==> run a <==
==> flow/design.v (excerpt) <==
module drawing_line_top(
    input logic clk,
    input logic rst,
    output logic Hsync,
    output logic Vsync,
    output logic [3:0] vgaRed,
    output logic [3:0] vgaGreen,
    output logic [3:0] vgaBlue,
    input logic [11:0] x0,y0,x1,y1,
    output logic disp_en,
    output logic vga_clk,
    output logic [11:0] v_cntr, h_cntr
    );
Settings: LEC_CHECK=0, ABC_AREA=1, CAP_MARGIN=0, CORE_ASPECT_RATIO=0.66, CORE_MARGIN=2, CORE_UTILIZATION=40, CTS_CLUSTER_SIZE=81, GPL_TIMING_DRIVEN=0, HOLD_SLACK_MARGIN=0.16, MAX_ROUTING_LAYER=met4, PLACE_DENSITY_LB_ADDON=0.26, SLEW_MARGIN=20, TNS_END_PERCENT=30; clock period 10.0 ns.
run.sh (not shown) runs the stock make flow with config.mk's settings and CLKGATE_MAP_FILE=.
==> inputs of run b, as changes to run a <==
==> flow/config.mk (replaced) <==
export PLATFORM = sky130hd
export DESIGN_NAME = drawing_line_top
export DESIGN_NICKNAME = drawing_line_top
export VERILOG_FILES = /design/flow/design.v
export SDC_FILE = /design/flow/constraint.sdc
export NUM_CORES = 4
export LEC_CHECK = 0
export CAP_MARGIN = 20
export CORE_MARGIN = 2
export CORE_UTILIZATION = 64
export SETUP_SLACK_MARGIN = 1.27
export SLEW_MARGIN = 20
==> flow/constraint.sdc (replaced) <==
create_clock -name core_clock -period 6.73 [get_ports {clk}]
set_input_delay 1.3460 -clock core_clock [delete_from_list [all_inputs] [get_ports {clk}]]
set_output_delay 1.3460 -clock core_clock [all_outputs]
set_load 0.01 [all_outputs]
==> inputs of run c, as changes to run a <==
==> flow/config.mk (replaced) <==
export PLATFORM = sky130hd
export DESIGN_NAME = drawing_line_top
export DESIGN_NICKNAME = drawing_line_top
export VERILOG_FILES = /design/flow/design.v
export SDC_FILE = /design/flow/constraint.sdc
export NUM_CORES = 4
export LEC_CHECK = 0
export CAP_MARGIN = 20
export CORE_MARGIN = 2
export CORE_UTILIZATION = 40
export SLEW_MARGIN = 20
==> flow/constraint.sdc (replaced) <==
create_clock -name core_clock -period 6.11 [get_ports {clk}]
set_input_delay 1.2220 -clock core_clock [delete_from_list [all_inputs] [get_ports {clk}]]
set_output_delay 1.2220 -clock core_clock [all_outputs]
set_load 0.01 [all_outputs]
==> metrics.cfg <==
[timing]
fmax_mhz=186

[yosys]
top_cell_area_share=0.205
ys_types=101
synth-compound-area-share=0.225

[setup_path]
path_cells=inv_1 > ha_2 > and3_1 > o21ai_0 > a31oi_2 > nor4_1 > a211oi_2 > buf_4 > and2_1 > nor2_1 > ha_1 > nand3_1 > nand2_1 > a41oi_1 > a21oi_1 > a21oi_1 > a311oi_1 > a2111oi_0 > o32ai_1 > a31oi_1
critPathRequiredTime_ns=7.14

[layout]
nonClockInverterCount=231

[pwr]
p_seq_uw=2130
pwr_density_cell_nw_per_um2=328

[grt]
grt_pass1_wl_microns=163000

[run_status]
status=timing/DRC/antenna clean

[clocking]
ctsResizeCount=6

[placement]
dp_slack_ns=0.790

[end of results for run b]
==> metrics.cfg <==
[run_status]
status=timing/DRC/antenna clean

[pwr]
p_seq_uw=2340

[grt]
grt_pass1_wl_microns=159000

[clocking]
ctsResizeCount=0

[setup_path]
critPathRequiredTime_ns=6.50
path_cells=inv_1 > ha_1 > inv_1 > fa_1 > a21o_1 > a21oi_1 > xnor2_1 > inv_1 > ha_1 > ha_1 > a21o_1 > a211oi_1 > nor2_1 > o41a_1 > nand4_1 > nand3_1 > o22ai_1 > xnor2_1 > a211oi_1 > o21ai_0 > a32oi_1

[timing]
fmax_mhz=181

[yosys]
synth-compound-area-share=0.225

[layout]
nonClockInverterCount=231

[placement]
dp_slack_ns=0.758

[end of results for run c]
==> metrics.cfg <==
[pwr]
p_switching_uw=3360
pwr_density_cell_nw_per_um2=177
p_seq_uw=1220
pg_clk_uw=1320

[placement]
dp_slack_ns=3.57

[yosys]
synth-compound-area-share=0.177
ys_types=61
top_cell_area_share=0.195

[setup_path]
cp_slowest_cell=xor2_1
critPathRequiredTime_ns=10.54

[timing]
fmax_mhz=143

[clocking]
ctsResizeCount=0
worst_skew_pair.late_latency_ns=0.65

[grt]
grt_pass1_wl_microns=229000

[layout]
nonClockInverterCount=567

[run_status]
status=timing/DRC/antenna clean

[end of results for run a]

* * *

==> inputs of raven <==
drawing_line_top again, from the RTL that the note above started with.
clock: 3.74 ns
lec_check: 0
abc_area: 0
cap_margin: 20
core_aspect_ratio: 0.5
core_margin: 2
core_utilization: 72
cts_cluster_diameter: 394
cts_cluster_size: 99
place_density: 0.39
setup_slack_margin: 0.51
slew_margin: 20
==> amber: changes against raven <==
Settings changed: ABC_AREA 0 to not set, CORE_ASPECT_RATIO 0.5 to not set, CORE_MARGIN 2 to 4, CORE_UTILIZATION 72 to 40, CTS_CLUSTER_DIAMETER 394 to not set, CTS_CLUSTER_SIZE 99 to not set, PLACE_DENSITY 0.39 to not set, SETUP_SLACK_MARGIN 0.51 to -0.85, TNS_END_PERCENT set to 35.
==> flow/constraint.sdc (replaced) <==
create_clock -name core_clock -period 10.0 [get_ports {clk}]
set_input_delay 2.0000 -clock core_clock [delete_from_list [all_inputs] [get_ports {clk}]]
set_output_delay 2.0000 -clock core_clock [all_outputs]
set_load 0.01 [all_outputs]
==> fjord: changes against raven <==
Settings changed: CORE_ASPECT_RATIO 0.5 to 0.71, CORE_UTILIZATION 72 to 70, CTS_CLUSTER_DIAMETER 394 to 204, CTS_CLUSTER_SIZE 99 to 72, PLACE_DENSITY 0.39 to not set, SETUP_SLACK_MARGIN 0.51 to 1.19.
==> flow/constraint.sdc (replaced) <==
create_clock -name core_clock -period 4.58 [get_ports {clk}]
set_input_delay 0.9160 -clock core_clock [delete_from_list [all_inputs] [get_ports {clk}]]
set_output_delay 0.9160 -clock core_clock [all_outputs]
set_load 0.01 [all_outputs]
==> notes <==
- amber completed with no timing, DRC or antenna violations. fjord did not get past global routing. raven ended with an error in clock tree synthesis (DPL-0033).
- Die size: fjord is lower than amber (about 44%).
- In synthesized cell count, amber and fjord do not differ.
- In synthesized area, amber and fjord do not differ.
==> figures <==
Die boundary height: amber 286 um; fjord 181 um; raven 150 um
Core area: amber 76,200 um^2; fjord 43,300 um^2; raven 42,100 um^2
Die X-Extent: amber 286 um; fjord 253 um; raven 297 um
Standard-cell row count: amber 101; fjord 64; raven 53
Number of setup buffers added after CTS: amber 0; fjord 142; raven -
Placed insts: amber 4,880; fjord 4,724; raven 5,130
Sink count of the clock tree: amber 289; fjord 289; raven -
Dpl cell area: amber 32,700 um^2; fjord 35,600 um^2; raven 38,800 um^2
Core Util at FP: amber 40.5%; fjord 71.3%; raven 73.3%
Quantity of hold-fixing buffers added after cts: amber 0; fjord 0; raven -
Total die area: amber 81,700 um^2; fjord 45,800 um^2; raven 44,600 um^2
Run status: amber finished clean; fjord aborted with a tool error; raven aborted with a tool error
Stage where the flow stopped: amber -; fjord global routing; raven clock tree synthesis
DP Wirelength: amber 79.3 mm; fjord 91.8 mm; raven 99.0 mm
Max Buffers Root-to-Sink: amber 3; fjord 3; raven -
Root Buffer: amber sky130_fd_sc_hd__clkbuf_16; fjord sky130_fd_sc_hd__clkbuf_16; raven -

* * *

==> branch yarrow <==
==> flow/design.v <==
`timescale 1ns / 1ps
module clock_div  #(
	parameter int COUNT_VAL = 1)(
    input logic clock,
    input logic reset,
    output logic div_clock,
    output logic tick
    );
logic [$clog2(COUNT_VAL):0] count;
localparam COUNT_VAL_n = COUNT_VAL / 2;
assign tick = (count == COUNT_VAL_n - 1) && (div_clock == 1'b0);
always_ff @(posedge clock or posedge reset)
    begin
        if(reset) begin
           count <= 'b0;
           div_clock <= 'b0;
         end
         else if (count == COUNT_VAL_n -1) begin
           count <= 'b0;
           div_clock <= ~div_clock;
         end
         else begin
           count <= count +1;
           div_clock <= div_clock; 
         end
    end
endmodule
`timescale 1ns / 1ps
module vga_controller #( 
    parameter h_actv_pixel = 640,
    parameter h_sync_pulse = 96,
    parameter h_back_porch = 48,
    parameter h_front_porch = 16,
    parameter h_sync_pol = 0,
    parameter v_actv_pixel = 480,
    parameter v_sync_pulse = 2,
    parameter v_back_porch = 33,
    parameter v_front_porch = 10,
    parameter v_sync_pol = 0    
)(
    input logic clk,    
    input logic ce,     
    input logic reset,  
    output logic h_sync,  
    output logic v_sync,  
    output logic [11:0] h_counter_out,  
    output logic [11:0] v_counter_out,  
    output logic disp_enable   
    );
    localparam v_tot_pixel = v_sync_pulse + v_back_porch + v_actv_pixel + v_front_porch;
    localparam h_tot_pixel = h_sync_pulse + h_back_porch + h_actv_pixel + h_front_porch;
    localparam beg_of_v_sync = v_actv_pixel + v_front_porch ;
    localparam end_of_v_sync = v_sync_pulse + v_actv_pixel + v_front_porch -1 ;
    localparam beg_of_h_sync = h_actv_pixel + h_front_porch ;
    localparam end_of_h_sync = h_sync_pulse + h_actv_pixel + h_front_porch -1 ;
    logic [11:0]  v_counter;
    logic [11:0]  h_counter;
    always_ff @(posedge clk or  posedge reset )begin
        if (reset)begin     
            v_counter <= 0;  
            h_counter <= 0;
            h_sync <= ~h_sync_pol;
            v_sync <= ~v_sync_pol;
            h_counter_out <= 0;
            v_counter_out <= 0;
        end
        else if (ce) begin
            h_counter_out <= h_counter;
            v_counter_out <= v_counter;
            if (h_counter < (h_tot_pixel-1))begin
                h_counter <= h_counter + 1 ;
            end
            else begin
                h_counter <= 0;
                if (v_counter < (v_tot_pixel -1))
                    v_counter <= v_counter + 1 ;
                else 
                    v_counter <= 0;
            end
            if(h_counter >= beg_of_h_sync && h_counter <= end_of_h_sync)begin
                h_sync <= h_sync_pol; 
            end           
            else begin
                h_sync <= ~h_sync_pol;
            end
            if (v_counter >= beg_of_v_sync && v_counter <= end_of_v_sync)
                v_sync <= v_sync_pol;
            else
                v_sync <= ~v_sync_pol;
        end
    end 
    always_ff @(posedge clk or  posedge reset)begin
        if(reset)begin
            disp_enable <= 0;
        end
        else if (ce) begin
            if ((v_counter <= v_actv_pixel-1) & (h_counter <= h_actv_pixel-1) )
                disp_enable <= 1;
            else 
                disp_enable <= 0; 
            end
    end
endmodule
`timescale 1ns / 1ps
module line_drawer(
    input logic [11:0] nx0,ny0,nx1,ny1,
    input logic  disp_en,
    input logic [11:0] v_cntr,
    input logic [11:0] h_cntr,
    input logic clk,
    input logic ce,
    input logic rst, 
    input logic Vsync,
    output logic [11:0] y, x
    );
    logic [11:0] x0;
    logic [11:0] y0;
    logic [11:0] x1;
    logic [11:0] y1;
    logic [11:0] n,w;
    logic [11:0] w0,n0,w1,n1;
    localparam logic [1:0] set_drawer = 2'd0;
    localparam logic [1:0] loop_drawer = 2'd1;
    localparam logic [1:0] low_high = 2'd2;
    localparam logic [1:0] reset_state = 2'd3;
    logic [1:0] drw_s;  
    logic [11:0] dw,dn;
    int  D;
    localparam int offset_D = 32'hffff;
    logic [11:0] w_cntr;
    logic low_or_high;   
    logic n_dir ; 
    always_ff @(posedge clk or posedge rst)begin
            if(rst)begin
                x0 <= 12'd2;
                y0 <= 12'd7;
                x1 <= 12'd9;
                y1 <= 12'd2;
                w0 <= 'd0;
                n0 <= 'd0;
                w1 <= 'd0;
                n1 <= 'd0;
                n <= 'd0;
                w <= 'd0;
                dw <= 'd0;
                dn <= 'd0;
                D <= 0;
                n_dir <= 1'b0;
                low_or_high <= 1'b0;
                x <= 12'hfff;
                y <= 12'hfff;
                w_cntr <= 'd0;
                drw_s <= low_high;
            end 
            else if (ce) begin
                case(drw_s) 
                    low_high:begin
                                if(x0 >  x1 && y0 > y1 )begin
                                    if((x0 - x1) > (y0 - y1))begin
                                        low_or_high <= 1'b1 ;
                                    end
                                    else begin
                                        low_or_high <= 1'b0 ;
                                    end
                                end
                                else if(x0 >  x1 && y0 < y1 )begin
                                    if((x0 - x1) > (y1 - y0))begin
                                        low_or_high <= 1'b1 ;
                                    end
                                    else begin
                                        low_or_high <= 1'b0 ;
                                    end
                                end
                                else if(x0 <  x1 && y0 > y1 )begin
                                    if((x1 - x0) > (y0 - y1))begin
                                        low_or_high <= 1'b1 ;
                                    end
                                    else begin
                                        low_or_high <= 1'b0 ;
                                    end
                                end
                                else if(x0 <  x1 && y0 < y1 )begin
                                    if((x1 - x0) > (y1 - y0))begin
                                        low_or_high <= 1'b1 ;
                                    end
                                    else begin
                                        low_or_high <= 1'b0 ;
                                    end
                                end 
                                drw_s <= set_drawer;                                                                                            
                            end
                    set_drawer:begin
                                    if(low_or_high == 1'b1)begin  
                                        if(x0 > x1)begin 
                                            {w0, n0, w1, n1} <= {x1,y1,x0,y0}; 
                                            dw <= x0 - x1;
                                            if(y0 > y1) begin
                                                dn <= y0 - y1;
                                                D <= 2*(y0 - y1) - (x0 - x1) + offset_D; 
                                                n_dir <= 1'b0;  
                                            end
                                            else begin
                                                dn <= y1 - y0;
                                                D <= 2*(y1 - y0) - (x0 - x1) + offset_D; 
                                                n_dir <= 1'b0;  
                                            end
                                            n <= y1;
                                            w <= x1; 
                                            w_cntr <= 'd0;
                                            drw_s <= loop_drawer;
                                        end
                                        else begin
                                            {w0, n0, w1, n1} <= {x0,y0,x1,y1}; 
                                            dw <= x1 - x0;
                                            if(y1 > y0) begin
                                                dn <= y1 - y0;
                                                D <= 2*(y1 - y0) - (x1 - x0) + offset_D;
                                                n_dir <= 1'b1;  
                                            end
                                            else begin
                                                dn <= y0 - y1;
                                                D <= 2*(y0 - y1) - (x1 - x0) + offset_D;
                                                n_dir <= 1'b0;  
                                            end
                                            n <= y0;
                                            w <= x0; 
                                            w_cntr <= 'd0;
                                            drw_s <= loop_drawer;
                                        end
                                    end
                                    else begin     
                                        if(y0 > y1)begin 
                                           {w0, n0, w1, n1} <= {y1,x1,y0,x0}; 
                                           dw <= y0 - y1; 
                                           if(x0 > x1) begin
                                               dn <= x0 - x1;
                                               n_dir <= 1'b0;  
                                               D <= 2*(x0 - x1) - (y0 - y1) + offset_D;
                                           end
                                           else begin
                                               dn <= x1 - x0;
                                               n_dir <= 1'b1;  
                                               D <= 2*(x1 - x0) - (y0 - y1) + offset_D;
                                           end
                                           n <= x0;
                                           w <= y1; 
                                           w_cntr <= 'd0;
                                           drw_s <= loop_drawer;
                                        end
                                        else begin  
                                            {w0, n0, w1, n1} <= {y0,x0,y1,x1}; 
                                            dw <= y1 - y0;
                                            if(x0 > x1) begin
                                              dn <= x0 - x1;
                                              n_dir <= 1'b0;  
                                              D <= 2*(x0 - x1) - (y1 - y0) + offset_D;
                                            end
                                            else begin
                                              dn <= x1 - x0;
                                              n_dir <= 1'b1;  
                                              D <= 2*(x1 - x0) - (y1 - y0) + offset_D;
                                            end
                                            n <= x0;
                                            w <= y0; 
                                            w_cntr <= 'd0;
                                            drw_s <= loop_drawer;
                                        end
                                    end
                                end
                    loop_drawer:begin
                                    if(low_or_high == 1'b1)
                                        {x,y} <= {w,n};
                                    else
                                        {x,y} <= {n,w};
                                    if(  (low_or_high == 1'b1) && (h_cntr +1 == w0 + w_cntr) ||    ((low_or_high == 1'b0) && (v_cntr == w0 + w_cntr && h_cntr > n ) ))begin  
                                        w_cntr <= w_cntr + 1;  
                                        w <= w + 1;
                                        if( D > (12'd0 + offset_D) )begin   
                                            if(n_dir == 1'b0)begin 
                                                n <= n - 1;
                                            end
                                            if(n_dir == 1'b1)begin 
                                                n <= n + 1; 
                                            end
                                            D <= D - 2*dw  + 2*dn;
                                        end
                                        else begin
                                        D <= D + 2*dn;
                                        end
                                    end 
                                    if(((low_or_high == 1'b1) && (w_cntr + w0 == w1)) ||    ((low_or_high == 1'b0) && (w_cntr + w0 == w1+1))) begin  
                                        w_cntr <= 'd0; 
                                        n <= n0;
                                        w <= w0;
                                        drw_s <= set_drawer;   
                                    end
                                end
                endcase        
                if(x0 != nx0 || y0 != ny0 || x1 != nx1 || y1 != ny1)begin
                    {x0, y0, x1, y1} <= {nx0, ny0, nx1, ny1};
                    drw_s <= low_high;
                end
            end
        end
endmodule
`timescale 1ns / 1ps
module drawing_line_top(
    input logic clk,
    input logic rst,
    output logic Hsync,
    output logic Vsync,
    output logic [3:0] vgaRed,
    output logic [3:0] vgaGreen,
    output logic [3:0] vgaBlue,
    input logic [11:0] x0,y0,x1,y1,
    output logic disp_en,
    output logic vga_clk,
    output logic [11:0] v_cntr, h_cntr
    );
    logic  vga_clk_buff;
    logic  vga_ce;
    clock_div#(4) vga_clk_mod(.clock(clk), .reset(rst), .div_clock(vga_clk_buff), .tick(vga_ce) ); 
    logic [11:0] v_cntr_buff, h_cntr_buff;
    logic Hsync_buff, Vsync_buff, disp_en_buff;   
    vga_controller#(
         .h_actv_pixel(50), 
         .h_sync_pulse(2),
         .h_back_porch(1),
         .h_front_porch(3),
         .h_sync_pol(0),
         .v_actv_pixel(60),
         .v_sync_pulse(1),
         .v_back_porch(1),
         .v_front_porch(1),
         .v_sync_pol(0)
    ) vgatxt(.clk(clk), .ce(vga_ce), .reset(rst), .h_sync(Hsync_buff), .v_sync(Vsync_buff), .h_counter_out(h_cntr_buff), .v_counter_out(v_cntr_buff), .disp_enable(disp_en_buff));
    logic [11:0] pix_y,pix_x;  
    line_drawer drw1(.nx0(x0), .nx1(x1),.disp_en(disp_en_buff), .rst(rst), .Vsync(Vsync_buff), .ny0(y0), .ny1(y1), .v_cntr(v_cntr_buff), .h_cntr(h_cntr_buff), .clk(clk), .ce(vga_ce), .y(pix_y), .x(pix_x)); 
    logic [3:0] red_r, green_r, blue_r;  
    assign {vgaRed, vgaGreen, vgaBlue} = {red_r, green_r, blue_r}; 
    always_ff @(posedge clk or posedge rst)begin
        if (rst) begin
            {red_r, green_r, blue_r} <= {4'b0 ,4'b0 , 4'b0};
        end
        else if (vga_ce) begin
            if (( (h_cntr_buff == pix_x && v_cntr_buff == pix_y ))&& disp_en_buff == 1'b1 )begin
                {red_r, green_r, blue_r} <= {4'hf,4'b0,4'b0};
            end  
            else if (disp_en_buff == 1'b1) begin
                {red_r, green_r, blue_r} <= {4'b1111,4'b1111,4'b1111};
            end
            else begin
                {red_r, green_r, blue_r} <= {4'b0 ,4'b0 , 4'b0}; 
            end
        end
    end
    assign vga_clk = vga_clk_buff;
    always_ff @(posedge clk or posedge rst)begin
        if (rst) begin
            v_cntr <= 12'd0;
            h_cntr <= 12'd0;
            Vsync <= 1'b1;
            Hsync <= 1'b1;
            disp_en <= 1'b0;
        end
        else if (vga_ce) begin
            v_cntr <= v_cntr_buff;
            h_cntr <= h_cntr_buff;
            Vsync <= Vsync_buff;
            Hsync <= Hsync_buff;
            disp_en <= disp_en_buff;
        end
    end
endmodule
==> flow/run.sh <==
#!/bin/bash
# the make line also repeats each setting of config.mk as NAME=value (left out here)
make -C /OpenROAD-flow-scripts/flow DESIGN_CONFIG=/design/flow/config.mk WORK_HOME=/design/flow/orfs CLKGATE_MAP_FILE= finish
==> flow/config.mk <==
export PLATFORM = sky130hd
export DESIGN_NAME = drawing_line_top
export DESIGN_NICKNAME = drawing_line_top
export VERILOG_FILES = /design/flow/design.v
export SDC_FILE = /design/flow/constraint.sdc
export NUM_CORES = 4
export LEC_CHECK = 0
export ABC_AREA = 1
export CAP_MARGIN = 40
export CELL_PAD_IN_SITES_GLOBAL_PLACEMENT = 0
export CORE_ASPECT_RATIO = 0.55
export CORE_MARGIN = 2
export CORE_UTILIZATION = 58
export CTS_CLUSTER_SIZE = 37
export MAX_ROUTING_LAYER = met4
export PLACE_DENSITY = 0.65
export SLEW_MARGIN = 30
==> flow/constraint.sdc <==
create_clock -name core_clock -period 6.18 [get_ports {clk}]
set_input_delay 1.2360 -clock core_clock [delete_from_list [all_inputs] [get_ports {clk}]]
set_output_delay 1.2360 -clock core_clock [all_outputs]
set_load 0.01 [all_outputs]
==> inputs of branch nickel, as changes to branch yarrow <==
Settings changed: CAP_MARGIN 40 to 20, CELL_PAD_IN_SITES_GLOBAL_PLACEMENT 0 to default, CORE_ASPECT_RATIO 0.55 to default, CORE_UTILIZATION 58 to 47, CTS_CLUSTER_SIZE 37 to 88, MIN_ROUTING_LAYER from default to met2, PLACE_DENSITY 0.65 to 0.79, SLEW_MARGIN 30 to 0, TNS_END_PERCENT from default to 50.
==> flow/constraint.sdc (replaced) <==
create_clock -name core_clock -period 5.86 [get_ports {clk}]
set_input_delay 1.1720 -clock core_clock [delete_from_list [all_inputs] [get_ports {clk}]]
set_output_delay 1.1720 -clock core_clock [all_outputs]
set_load 0.01 [all_outputs]
==> results <==
                                                                                 branch nickel               branch yarrow
Clock Root Buffer                                                   sky130_fd_sc_hd__clkbuf_16  sky130_fd_sc_hd__clkbuf_16
Synthesized registers                                                                      289                         289
FP Rows                                                                                     96                          64
I/O pin count                                                                               90                          90
Fraction of the core area occupied by cells at floorplan                                 47.4%                       58.4%
Top cell area share                                                                      19.5%                       19.5%
FFs w/ async S/R, synth                                                                   100%                        100%
Die Span X                                                                              266 um                      323 um
TritonCTS Sinks                                                                            289                         289
Final HPWL from detailed placement                                                  106,000 um                  101,000 um
Max H-tree Level                                                                             2                           1
Post-placement cell area                                                            34,400 um2                  34,100 um2
Die area                                                                            71,000 um2                  57,800 um2
Post-synthesis share of cell area spent on and-or and or-and gates                       17.7%                       17.7%
Minimum setup slack after placement                                                   0.573 ns                     1.11 ns
Commonest register cell after synthesis                               sky130_fd_sc_hd__dfrtp_1    sky130_fd_sc_hd__dfrtp_1
Gp weighted congestion                                                                    1.15                        1.15
Yosys Instances                                                                          4,938                       4,938
Overall die height                                                                      266 um                      179 um
Combined area of all synthesized cells                                              32,400 um2                  32,400 um2
Number of buffers added by the clock tree synthesis step                                    37                          29
Core outline area                                                                   68,300 um2                  55,400 um2
Number of placed instances with taps included                                            5,824                       5,681
Number of nets produced by synthesis                                                     5,379                       5,379
XOR/XNOR Fraction of Synth Area                                                          5.72%                       5.72%
Number of port buffers                                                                      89                          89
Outcome                                                                         did not finish    timing/DRC/antenna clean
Failing step                                                                    global routing                           -
